==> run a <==
==> flow/design.v <==
module sensor_if(input sens_active,reset,clk,output passed);
reg [255-1:0] shift_reg;
reg compleated,uninterupted;
  always @(posedge clk) begin
  if(~reset && sens_active && ~uninterupted)begin
      shift_reg <= {shift_reg[255-2:0], sens_active};
      if(shift_reg[255-1])begin
        uninterupted = 1;
        shift_reg <= 0;
      end
    end  
    if(~reset && uninterupted && ~sens_active)begin
      shift_reg <= {shift_reg[255-2:0], ~sens_active};
    end if(uninterupted && shift_reg[255-1] && ~sens_active) begin
      compleated = 1;
    end
    if(reset) begin
      shift_reg <= 0;
      compleated = 0;
      uninterupted = 0;
    end
  end
  assign passed = compleated;
endmodule
==> flow/run.sh <==
#!/bin/bash
# the make line also repeats each setting of config.mk as NAME=value (left out here)
make -C /OpenROAD-flow-scripts/flow DESIGN_CONFIG=/design/flow/config.mk WORK_HOME=/design/flow/orfs CLKGATE_MAP_FILE= finish
==> flow/config.mk <==
export PLATFORM = sky130hd
export DESIGN_NAME = sensor_if
export DESIGN_NICKNAME = sensor_if
export VERILOG_FILES = /design/flow/design.v
export SDC_FILE = /design/flow/constraint.sdc
export NUM_CORES = 4
export LEC_CHECK = 0
export CAP_MARGIN = 20
export CORE_MARGIN = 2
export CORE_UTILIZATION = 40
export CTS_CLUSTER_SIZE = 78
export HOLD_SLACK_MARGIN = -0.07
export SLEW_MARGIN = 20
==> flow/constraint.sdc <==
create_clock -name core_clock -period 5.0 [get_ports {clk}]
set_input_delay 1.0000 -clock core_clock [delete_from_list [all_inputs] [get_ports {clk}]]
set_output_delay 1.0000 -clock core_clock [all_outputs]
set_load 0.01 [all_outputs]
==> run b: changes against run a <==
Settings changed: ABC_AREA set to 1, CORE_UTILIZATION 40 to 72, CTS_CLUSTER_SIZE 78 to unset, HOLD_SLACK_MARGIN -0.07 to unset.
==> flow/constraint.sdc (replaced) <==
create_clock -name core_clock -period 1.46 [get_ports {clk}]
set_input_delay 0.2920 -clock core_clock [delete_from_list [all_inputs] [get_ports {clk}]]
set_output_delay 0.2920 -clock core_clock [all_outputs]
set_load 0.01 [all_outputs]
==> run c: changes against run a <==
Settings changed: ABC_AREA set to 1, CORE_UTILIZATION 40 to 62, CTS_CLUSTER_SIZE 78 to 100, HOLD_SLACK_MARGIN -0.07 to unset, TNS_END_PERCENT set to 10.
==> flow/constraint.sdc (replaced) <==
create_clock -name core_clock -period 3.78 [get_ports {clk}]
set_input_delay 0.7560 -clock core_clock [delete_from_list [all_inputs] [get_ports {clk}]]
set_output_delay 0.7560 -clock core_clock [all_outputs]
set_load 0.01 [all_outputs]
==> run d: changes against run a <==
Settings changed: CORE_UTILIZATION 40 to 72, CTS_CLUSTER_SIZE 78 to unset, HOLD_SLACK_MARGIN -0.07 to unset, PLACE_DENSITY set to 0.95, SETUP_SLACK_MARGIN set to 0.22.
==> flow/constraint.sdc (replaced) <==
create_clock -name core_clock -period 1.43 [get_ports {clk}]
set_input_delay 0.2860 -clock core_clock [delete_from_list [all_inputs] [get_ports {clk}]]
set_output_delay 0.2860 -clock core_clock [all_outputs]
set_load 0.01 [all_outputs]
==> run summary <==
Notes on the physical implementation.

- In the final layout, flip-flops and latches occupy around 5100 um2.
- The met2 routing resource usage after global routing is about 22%, for reference.
- Of the total standard cell area in the layout, the multi-input combinational portion is 35.1%.
- In this run the full chip footprint comes out at around 24000 um2.
- The kind of end point of the critical path is a register, for reference.
- The met3 global-route usage is 2.22%, for reference.
- The sum of routed wire segments on met1 is between 8000 and 9000 um, for reference.
- The number of fillers in the final layout is 2246, for reference.
- The flow ran to the end and the layout has no timing, DRC or antenna violations.
- After Yosys synthesis, XOR and XNOR cells account for 0.0942% of the synthesized area.
- The finished layout reports a core utilization of around 45%.
- Summed over all sequential cells, the power is just over 2000 uW.
- The fraction of the mapped netlist area in compound gates is around 28%, for reference.
- By startpoint and endpoint, the worst setup path is classified as in2reg.
- The worst hold path terminates at shift_reg[187].
[end of results for run a]
==> run summary <==
Notes on the physical implementation.

- Looking at the hold checks, the worst path lands on shift_reg[86].
- The final timing report gives a worst setup slack of -701 ps.
- In the final layout, flip-flops and latches occupy 5150 um2.
- The fraction of the core area covered by cells at the end of the flow is 91.1%, for reference.
- In the final layout, multi-input gates take up 34.4% of the cell area.
- The sequential cell power is roughly 7200 uW, for reference.
- The flow ran to the end, but the layout failed its checks.
- Setup violations remaining at the end of the flow were counted as 213.
- The post-route report lists met1 wire length as approximately 12000 um.
- The layout checks failed on setup timing.
- For reference, compound AND-OR and OR-AND cells occupy approximately 28% of the area reported after synthesis.
- The kind of end point of the critical path is a register, for reference.
- For this run, global-route usage on met3 was measured as about 7.9%.
- The final layout report lists a filler cell count of between 300 and 400.
[end of results for run d]
==> run summary <==
Notes on the physical implementation.

- The chip area is roughly 27000 um2, for reference.
- At the end of the flow the core is filled with cells to 65.9%.
- The met3 global-route usage is roughly 2.7%, for reference.
- The worst setup path category is in2reg, for reference.
- The layout has 2366 filler cells.
- The net count after synthesis is approximately 2800.
- The worst hold path terminates at compleated.
- Summing the areas of all xor and xnor instances in the mapped netlist gives 0% of the synthesized area.
- STA classifies the critical path endpoint as a register.
- The met2 routing resource usage after global routing is 48.3%, for reference.
- The synthesis report gives the async set-or-reset register share as 0%.
- The multi-input gate share of the layout cell area is between 50% and 60%, for reference.
- In this run, the synthesized area fraction spent on AND-OR/OR-AND gates is recorded as less than 1%.
- According to the report, the first pass of detailed routing completed in 5 iterations.
- After synthesis the cells add up to approximately 16000 um2.
- The sequential cell power is 3050 uW, for reference.
- The run finished with no timing, DRC or antenna violations.
- The sequential cell area in the final layout is slightly above 5000 um2, for reference.
- In the final routing, the length of wire on met1 measures 16700 um.
- Looking at the post-CTS report, the setup buffer insertion count equals 0.
[end of results for run c]
==> run summary <==
Notes on the physical implementation.

- The flow ran to the end and the layout has no timing, DRC or antenna violations.
- For this run, global-route usage on met2 was measured as 59.5%.
- For this run, the share of the core covered by cells in the final layout is between 80% and 90%.
- The worst setup path is launched from a register.
- STA classifies the critical path endpoint as an output port.
- For met3 alone, demand over resource in global routing was under 10%.
- The chip area is between 20000 and 25000 um2, for reference.
- The sequential cell power is roughly 7900 uW, for reference.
- In the setup report, the worst path falls into the class reg2out.
- The fraction of the mapped netlist area in compound gates is less than 1%, for reference.
- The number of fillers in the final layout is between 1500 and 2000, for reference.
- The post-synthesis xor/xnor area fraction is 0%, for reference.
- Across the whole layout, storage elements account for about 5000 um2.
- In the per-layer breakdown of the detailed-route log, met1 shows 16600 um.
[end of results for run b]
Power figures rest on the tool's default switching activity, not on a simulated workload.
